==> inputs of v24 <==
// alu16
module alu16(CK, reset, start, instruction, inputR1, inputR2, outputR, busy, done);
	input [15:0] inputR1, inputR2;
	input [2:0] instruction;
	input CK, reset, start;
	output[15:0] outputR;
	output busy;
	output done;
	reg  [2:0]  op;
	reg  [15:0] out5, out6;
	reg         finL;
	wire [3:0]  busyL;
	wire [3:0]  finU;
	wire        go;
	wire  [15:0] out, out1, out2, out3, out4, and_o, or_o;
	assign go = start & ~busy;
	adder add(
		.in1(inputR1),
		.in2(inputR2),
		.go(go & (instruction == 3'b000)),
		.CK(CK),
		.reset(reset),
		.out(out),
		.busy(busyL[0]),
		.fin(finU[0])
	);
	complent com(
		.in(inputR1),
		.go(go & (instruction == 3'b001)),
		.CK(CK),
		.reset(reset),
		.out(out1),
		.busy(busyL[1]),
		.fin(finU[1])
	);
	muler mul(
		.in1(inputR1),
		.in2(inputR2),
		.go(go & (instruction == 3'b010)),
		.CK(CK),
		.reset(reset),
		.out(out2),
		.busy(busyL[2]),
		.fin(finU[2])
	);
	diver div(
		.in1(inputR1),
		.in2(inputR2),
		.go(go & ((instruction == 3'b011) | (instruction == 3'b100))),
		.CK(CK),
		.reset(reset),
		.reminder(out3),
		.quotient(out4),
		.busy(busyL[3]),
		.fin(finU[3])
	);
	and16 and1(inputR1, inputR2, and_o);
	or16 or1(inputR1, inputR2, or_o);
	mux3to8 outp(
		.in(out),
		.in1(out1),
		.in2(out2),
		.in3(out3),
		.in4(out4),
		.in5(out5),
		.in6(out6),
		.in7(16'h0000),
		.select(op),
		.out(outputR)
	);
	always @(posedge CK) begin
		if(reset) begin
			finL <= 1'b0;
		end
		else begin
			finL <= go & ((instruction == 3'b101) | (instruction == 3'b110) | (instruction == 3'b111));
			if(go) begin
				op   <= instruction;
				out5 <= and_o;
				out6 <= or_o;
			end
		end
	end
	assign busy = busyL[0] | busyL[1] | busyL[2] | busyL[3];
	assign done = finL | finU[0] | finU[1] | finU[2] | finU[3];
endmodule
==> flow/config.mk <==
export PLATFORM = sky130hd
export DESIGN_NAME = alu16
export DESIGN_NICKNAME = alu16
export VERILOG_FILES = /design/flow/design.v
export SDC_FILE = /design/flow/constraint.sdc
export NUM_CORES = 4
export LEC_CHECK = 0
export CAP_MARGIN = 20
export CORE_MARGIN = 2
export CORE_UTILIZATION = 65
export SLEW_MARGIN = 30
==> flow/constraint.sdc <==
create_clock -name core_clock -period 6.24 [get_ports {CK}]
set_input_delay 1.2480 -clock core_clock [delete_from_list [all_inputs] [get_ports {CK}]]
set_output_delay 1.2480 -clock core_clock [all_outputs]
set_load 0.01 [all_outputs]
run.sh (not shown) runs the stock make flow with config.mk's settings and CLKGATE_MAP_FILE=.
==> inputs of v1, as changes to v24 <==
CAP_MARGIN = 30   (was 20)
CORE_UTILIZATION = 50   (was 65)
SLEW_MARGIN = 20   (was 30)
==> flow/constraint.sdc (replaced) <==
create_clock -name core_clock -period 7.5 [get_ports {CK}]
set_input_delay 1.5000 -clock core_clock [delete_from_list [all_inputs] [get_ports {CK}]]
set_output_delay 1.5000 -clock core_clock [all_outputs]
set_load 0.01 [all_outputs]
==> inputs of v2, as changes to v24 <==
CORE_UTILIZATION = 40   (was 65)
SLEW_MARGIN = 20   (was 30)
==> flow/constraint.sdc (replaced) <==
create_clock -name core_clock -period 7.37 [get_ports {CK}]
set_input_delay 1.4740 -clock core_clock [delete_from_list [all_inputs] [get_ports {CK}]]
set_output_delay 1.4740 -clock core_clock [all_outputs]
set_load 0.01 [all_outputs]
==> notes.md <==
run metrics: Detailed Place HPWL=46400 um, status=timing/DRC/antenna clean, Setup Fix Bufs, Post-CTS=0, clock buffer count in the final layout=48, PnR worst setup slack=0.233 ns, critical path fanouts, max=3
# the run above: v1

==> notes.md <==
run metrics: clock buffer count in the final layout=42, Detailed Place HPWL=46500 um, PnR worst setup slack=0.298 ns, Setup Fix Bufs, Post-CTS=0, status=timing/DRC/antenna clean, critical path fanouts, max=15
# the run above: v2

==> notes.md <==
run metrics: critical path fanouts, max=6, status=failed layout checks, PnR worst setup slack=-0.237 ns, endpoints failing setup=25, SO Faults=setup timing, Detailed Place HPWL=45200 um
# the run above: v24



==> inputs of build 59 <==
==> flow/design.v <==
module and4(in1, in2, out);
	input [3:0] in1, in2;
	output[3:0] out;
	and a1(out[0], in1[0], in2[0]);
	and a2(out[1], in1[1], in2[1]);
	and a3(out[2], in1[2], in2[2]);
	and a4(out[3], in1[3], in2[3]);
endmodule
module and16(in1, in2, out);
	input [15:0] in1, in2;
	output[15:0] out;
	and4 a11(.in1(in1[3:0]), .in2(in2[3:0]), .out(out[3:0]));
	and4 a12(.in1(in1[7:4]), .in2(in2[7:4]), .out(out[7:4]));
	and4 a13(.in1(in1[11:8]), .in2(in2[11:8]), .out(out[11:8]));
	and4 a14(.in1(in1[15:12]), .in2(in2[15:12]), .out(out[15:12]));
endmodule
module or4(in1, in2, out);
	input [3:0] in1, in2;
	output[3:0] out;
	or a1(out[0], in1[0], in2[0]);
	or a2(out[1], in1[1], in2[1]);
	or a3(out[2], in1[2], in2[2]);
	or a4(out[3], in1[3], in2[3]);
endmodule
module or16(in1, in2, out);
	input [15:0] in1, in2;
	output[15:0] out;
	or4 a11(.in1(in1[3:0]), .in2(in2[3:0]), .out(out[3:0]));
	or4 a12(.in1(in1[7:4]), .in2(in2[7:4]), .out(out[7:4]));
	or4 a13(.in1(in1[11:8]), .in2(in2[11:8]), .out(out[11:8]));
	or4 a14(.in1(in1[15:12]), .in2(in2[15:12]), .out(out[15:12]));
endmodule
module complent(in, go, CK, reset, out, busy, fin);
	input  [15:0] in;
	input  go;
	input  CK, reset;
	output reg [15:0] out;
	output reg busy;
	output reg fin;
	reg [15:0] m;
	reg [15:0] o, mm, c;
	always@(posedge CK) begin
		if(reset) begin
			busy <= 1'b0;
			fin  <= 1'b0;
		end
		else begin
			fin <= 1'b0;
			if(busy == 1'b0) begin
				if(go) begin
					o  = 16'hffff ^ in;
					mm = 16'h0001;
					c  = o & mm;
					o  = o ^ mm;
					mm = c << 1;
					out  <= o;
					m    <= mm;
					busy <= 1'b1;
				end
			end
			else if(m == 16'h0000) begin
				busy <= 1'b0;
				fin  <= 1'b1;
			end
			else begin
				out <= out ^ m;
				m   <= (out & m) << 1;
			end
		end
	end
endmodule
module adder(in1, in2, go, CK, reset, out, busy, fin);
	input [15:0] in1, in2;
	input go;
	input CK, reset;
	output reg [15:0] out;
	output reg busy;
	output reg fin;
	reg [15:0] cc;
	reg [15:0] o, c, m;
	always@(posedge CK) begin
		if(reset) begin
			busy <= 1'b0;
			fin  <= 1'b0;
		end
		else begin
			fin <= 1'b0;
			if(busy == 1'b0) begin
				if(go) begin
					o = in1 ^ in2;
					c = in1 & in2;
					c = c << 1;
					if(c == 16'h0000) begin
						busy <= 1'b0;
						fin  <= 1'b1;
					end
					else begin
						m = o & c;
						o = o ^ c;
						c = m << 1;
						busy <= 1'b1;
					end
					out <= o;
					cc  <= c;
				end
			end
			else if(cc == 16'h0000) begin
				busy <= 1'b0;
				fin  <= 1'b1;
			end
			else begin
				out <= out ^ cc;
				cc  <= (out & cc) << 1;
			end
		end
	end
endmodule
module muler(in1, in2, go, CK, reset, out, busy, fin);
	input		[15:0] in1, in2;
	input		go;
	input  		CK, reset;
	output reg	[15:0] out;
	output reg  busy;
	output reg  fin;
	reg[15:0] m1, m2;
	reg[15:0] a1, a2, o;
	always @(posedge CK) begin
		if(reset) begin
			busy <= 1'b0;
			fin  <= 1'b0;
		end
		else begin
			fin <= 1'b0;
			if(busy == 1'b0 && go == 1'b0) begin
			end
			else begin
				if(busy == 1'b0) begin
					a1 = in1;
					a2 = in2;
					o  = 16'h0000;
				end
				else begin
					a1 = m1;
					a2 = m2;
					o  = out;
				end
				if(a2[0] == 1'b1)
					o = o + a1;
				a1 = a1 << 1;
				a2 = a2 >> 1;
				m1  <= a1;
				m2  <= a2;
				out <= o;
				if(a2 == 16'h0000) begin
					busy <= 1'b0;
					fin  <= 1'b1;
				end
				else
					busy <= 1'b1;
			end
		end
	end
endmodule
module diver(in1, in2, go, CK, reset, reminder, quotient, busy, fin);
	input [15:0] in1, in2;
	input go;
	input CK, reset;
	output reg [15:0] reminder, quotient;
	output reg busy;
	output reg fin;
	reg [31:0] m1, m2;
	reg [15:0] divisor;
	reg [4:0]  cnt;
	reg [31:0] t1, t2;
	reg [15:0] d;
	reg [4:0]  n;
	always @(posedge CK) begin
		if(reset) begin
			busy <= 1'b0;
			fin  <= 1'b0;
		end
		else begin
			fin <= 1'b0;
			if(busy == 1'b0 && go == 1'b0) begin
			end
			else begin
				if(busy == 1'b0) begin
					t1 = {16'h0000, in1};
					t2 = {in2, 16'h0000};
					d  = in2;
					n  = 5'b00000;
				end
				else begin
					t1 = m1;
					t2 = m2;
					d  = divisor;
					n  = cnt;
				end
				if(n < 5'b10001) begin
					if(t1[31:16] >= d)
						t1 = t1 - t2 + 1'b1;
					t1 = t1 << 1;
					n  = n + 1'b1;
					busy <= 1'b1;
				end
				else begin
					busy <= 1'b0;
					fin  <= 1'b1;
				end
				if(n == 5'b10000) begin
					if(t1[31:16] >= d)
						t1 = t1 - t2 + 1'b1;
					reminder <= t1[31:16];
					quotient <= t1[15:0];
				end
				m1      <= t1;
				m2      <= t2;
				divisor <= d;
				cnt     <= n;
			end
		end
	end
endmodule
module mux3to8(in, in1, in2, in3, in4, in5, in6, in7, select, out);
	input [15:0] in, in1, in2, in3, in4, in5, in6, in7;
	input [2:0]  select;
	output reg [15:0] out;
	always @(*) begin
		case(select)
			3'b000:out = in;
			3'b001:out = in1;
			3'b010:out = in2;
			3'b011:out = in3;
			3'b100:out = in4;
			3'b101:out = in5;
			3'b110:out = in6;
			3'b111:out = in7;
		endcase
	end
endmodule
module alu16(CK, reset, start, instruction, inputR1, inputR2, outputR, busy, done);
	input [15:0] inputR1, inputR2;
	input [2:0] instruction;
	input CK, reset, start;
	output[15:0] outputR;
	output busy;
	output done;
	reg  [2:0]  op;
	reg  [15:0] out5, out6;
	reg         finL;
	wire [3:0]  busyL;
	wire [3:0]  finU;
	wire        go;
	wire  [15:0] out, out1, out2, out3, out4, and_o, or_o;
	assign go = start & ~busy;
	adder add(
		.in1(inputR1),
		.in2(inputR2),
		.go(go & (instruction == 3'b000)),
		.CK(CK),
		.reset(reset),
		.out(out),
		.busy(busyL[0]),
		.fin(finU[0])
	);
	complent com(
		.in(inputR1),
		.go(go & (instruction == 3'b001)),
		.CK(CK),
		.reset(reset),
		.out(out1),
		.busy(busyL[1]),
		.fin(finU[1])
	);
	muler mul(
		.in1(inputR1),
		.in2(inputR2),
		.go(go & (instruction == 3'b010)),
		.CK(CK),
		.reset(reset),
		.out(out2),
		.busy(busyL[2]),
		.fin(finU[2])
	);
	diver div(
		.in1(inputR1),
		.in2(inputR2),
		.go(go & ((instruction == 3'b011) | (instruction == 3'b100))),
		.CK(CK),
		.reset(reset),
		.reminder(out3),
		.quotient(out4),
		.busy(busyL[3]),
		.fin(finU[3])
	);
	and16 and1(inputR1, inputR2, and_o);
	or16 or1(inputR1, inputR2, or_o);
	mux3to8 outp(
		.in(out),
		.in1(out1),
		.in2(out2),
		.in3(out3),
		.in4(out4),
		.in5(out5),
		.in6(out6),
		.in7(16'h0000),
		.select(op),
		.out(outputR)
	);
	always @(posedge CK) begin
		if(reset) begin
			finL <= 1'b0;
		end
		else begin
			finL <= go & ((instruction == 3'b101) | (instruction == 3'b110) | (instruction == 3'b111));
			if(go) begin
				op   <= instruction;
				out5 <= and_o;
				out6 <= or_o;
			end
		end
	end
	assign busy = busyL[0] | busyL[1] | busyL[2] | busyL[3];
	assign done = finL | finU[0] | finU[1] | finU[2] | finU[3];
endmodule
==> flow/run.sh <==
#!/bin/bash
# the make line also repeats each setting of config.mk as NAME=value (left out here)
make -C /OpenROAD-flow-scripts/flow DESIGN_CONFIG=/design/flow/config.mk WORK_HOME=/design/flow/orfs CLKGATE_MAP_FILE= finish
==> flow/config.mk <==
export PLATFORM = sky130hd
export DESIGN_NAME = alu16
export DESIGN_NICKNAME = alu16
export VERILOG_FILES = /design/flow/design.v
export SDC_FILE = /design/flow/constraint.sdc
export NUM_CORES = 4
export LEC_CHECK = 0
export ABC_AREA = 1
export CAP_MARGIN = 20
export CORE_ASPECT_RATIO = 1.45
export CORE_MARGIN = 2
export CORE_UTILIZATION = 62
export CTS_CLUSTER_DIAMETER = 371
export CTS_CLUSTER_SIZE = 99
export PLACE_DENSITY = 0.36
export SLEW_MARGIN = 20
==> flow/constraint.sdc <==
create_clock -name core_clock -period 4.09 [get_ports {CK}]
set_input_delay 0.8180 -clock core_clock [delete_from_list [all_inputs] [get_ports {CK}]]
set_output_delay 0.8180 -clock core_clock [all_outputs]
set_load 0.01 [all_outputs]
==> build 45 (differences from build 59) <==
ABC_AREA = default   (was 1)
CORE_ASPECT_RATIO = default   (was 1.45)
CORE_UTILIZATION = 71   (was 62)
CTS_CLUSTER_DIAMETER = default   (was 371)
CTS_CLUSTER_SIZE = 22   (was 99)
PLACE_DENSITY = 0.65   (was 0.36)
SLEW_MARGIN = 30   (was 20)
==> flow/constraint.sdc (replaced) <==
create_clock -name core_clock -period 6.24 [get_ports {CK}]
set_input_delay 1.2480 -clock core_clock [delete_from_list [all_inputs] [get_ports {CK}]]
set_output_delay 1.2480 -clock core_clock [all_outputs]
set_load 0.01 [all_outputs]
==> trial 65 (differences from build 59) <==
ABC_AREA = default   (was 1)
CELL_PAD_IN_SITES_GLOBAL_PLACEMENT = 1   (was default)
CORE_ASPECT_RATIO = default   (was 1.45)
CORE_UTILIZATION = 40   (was 62)
CTS_CLUSTER_DIAMETER = default   (was 371)
CTS_CLUSTER_SIZE = default   (was 99)
MAX_ROUTING_LAYER = met4   (was default)
MIN_ROUTING_LAYER = met2   (was default)
PLACE_DENSITY = default   (was 0.36)
SETUP_SLACK_MARGIN = -0.5   (was default)
SLEW_MARGIN = 40   (was 20)
TNS_END_PERCENT = 60   (was default)
==> flow/constraint.sdc (replaced) <==
create_clock -name core_clock -period 7.5 [get_ports {CK}]
set_input_delay 1.5000 -clock core_clock [delete_from_list [all_inputs] [get_ports {CK}]]
set_output_delay 1.5000 -clock core_clock [all_outputs]
set_load 0.01 [all_outputs]
==> trial 55 (differences from build 59) <==
CORE_ASPECT_RATIO = 0.5   (was 1.45)
CORE_UTILIZATION = 72   (was 62)
CTS_CLUSTER_DIAMETER = 232   (was 371)
CTS_CLUSTER_SIZE = 95   (was 99)
==> flow/constraint.sdc (replaced) <==
create_clock -name core_clock -period 3.01 [get_ports {CK}]
set_input_delay 0.6020 -clock core_clock [delete_from_list [all_inputs] [get_ports {CK}]]
set_output_delay 0.6020 -clock core_clock [all_outputs]
set_load 0.01 [all_outputs]
==> comparison table <==
Yosys chip area: build 45 19000 µm²; trial 55 20300 µm²; build 59 20300 µm²; trial 65 19000 µm²
Aoi/oai-family share of the synthesized area: build 45 0.147; trial 55 0.0954; build 59 0.0954; trial 65 0.147
Share of synthesized area spent on multiplexers: build 45 0.0696; trial 55 0; build 59 0; trial 65 0.0696
Number of gates resized after CTS: build 45 122; trial 55 -; build 59 449; trial 65 0
Pre-Place Util: build 45 0.726; trial 55 0.732; build 59 0.631; trial 65 0.407
Depth of the CTS H-tree: build 45 1; trial 55 -; build 59 1; trial 65 2
Share of synthesized area occupied by flip-flops and latches: build 45 0.420; trial 55 0.394; build 59 0.394; trial 65 0.420
DP Wirelength: build 45 46200 µm; trial 55 63700 µm; build 59 58200 µm; trial 65 52600 µm
Die height: build 45 168 µm; trial 55 123 µm; build 59 222 µm; trial 65 222 µm
Buffer cell driving the clock tree root: build 45 sky130_fd_sc_hd__clkbuf_16; trial 55 -; build 59 sky130_fd_sc_hd__clkbuf_16; trial 65 sky130_fd_sc_hd__clkbuf_16
Mean post-synth cell area: build 45 10.0 µm²; trial 55 7.92 µm²; build 59 7.92 µm²; trial 65 10.0 µm²
Post-Synth Adder-Cell Area: build 45 0.160; trial 55 0.150; build 59 0.150; trial 65 0.160
Area fraction of the dominant cell type after synthesis: build 45 0.410; trial 55 0.385; build 59 0.385; trial 65 0.410
Area after detailed placement: build 45 22200 µm²; trial 55 25600 µm²; build 59 25000 µm²; trial 65 22400 µm²
Dpl ws: build 45 -1160 ps; trial 55 -2940 ps; build 59 -2290 ps; trial 65 -819 ps
Overall die width: build 45 168 µm; trial 55 241 µm; build 59 154 µm; trial 65 222 µm
RePlAce Congestion: build 45 1.02; trial 55 1.14; build 59 1.05; trial 65 0.995
Netlist area before placement: build 45 19000 µm²; trial 55 20300 µm²; build 59 20300 µm²; trial 65 19000 µm²
Distinct cells, synth: build 45 78; trial 55 53; build 59 53; trial 65 78
Die outline area: build 45 28100 µm²; trial 55 29600 µm²; build 59 34200 µm²; trial 65 49300 µm²
Number of standard cells reported by yosys: build 45 1895; trial 55 2561; build 59 2561; trial 65 1895
Clk sinks: build 45 269; trial 55 -; build 59 269; trial 65 269
Outcome: build 45 did not finish; trial 55 did not finish; build 59 did not finish; trial 65 finished with violations
Stage where the flow stopped: build 45 global routing (5_1_grt); trial 55 clock tree synthesis (4_1_cts); build 59 global routing (5_1_grt); trial 65 -
Reasons for failing layout checks: build 45 -; trial 55 -; build 59 -; trial 65 setup timing
Number of instances in the placed design: build 45 2530; trial 55 3447; build 59 3408; trial 65 2785
Synthesized-area fraction occupied by and/or/nand/nor cells: build 45 0.121; trial 55 0.256; build 59 0.256; trial 65 0.121
Post-CTS setup buffer count: build 45 56; trial 55 -; build 59 70; trial 65 0
CTS Hold Bufs: build 45 0; trial 55 -; build 59 0; trial 65 0
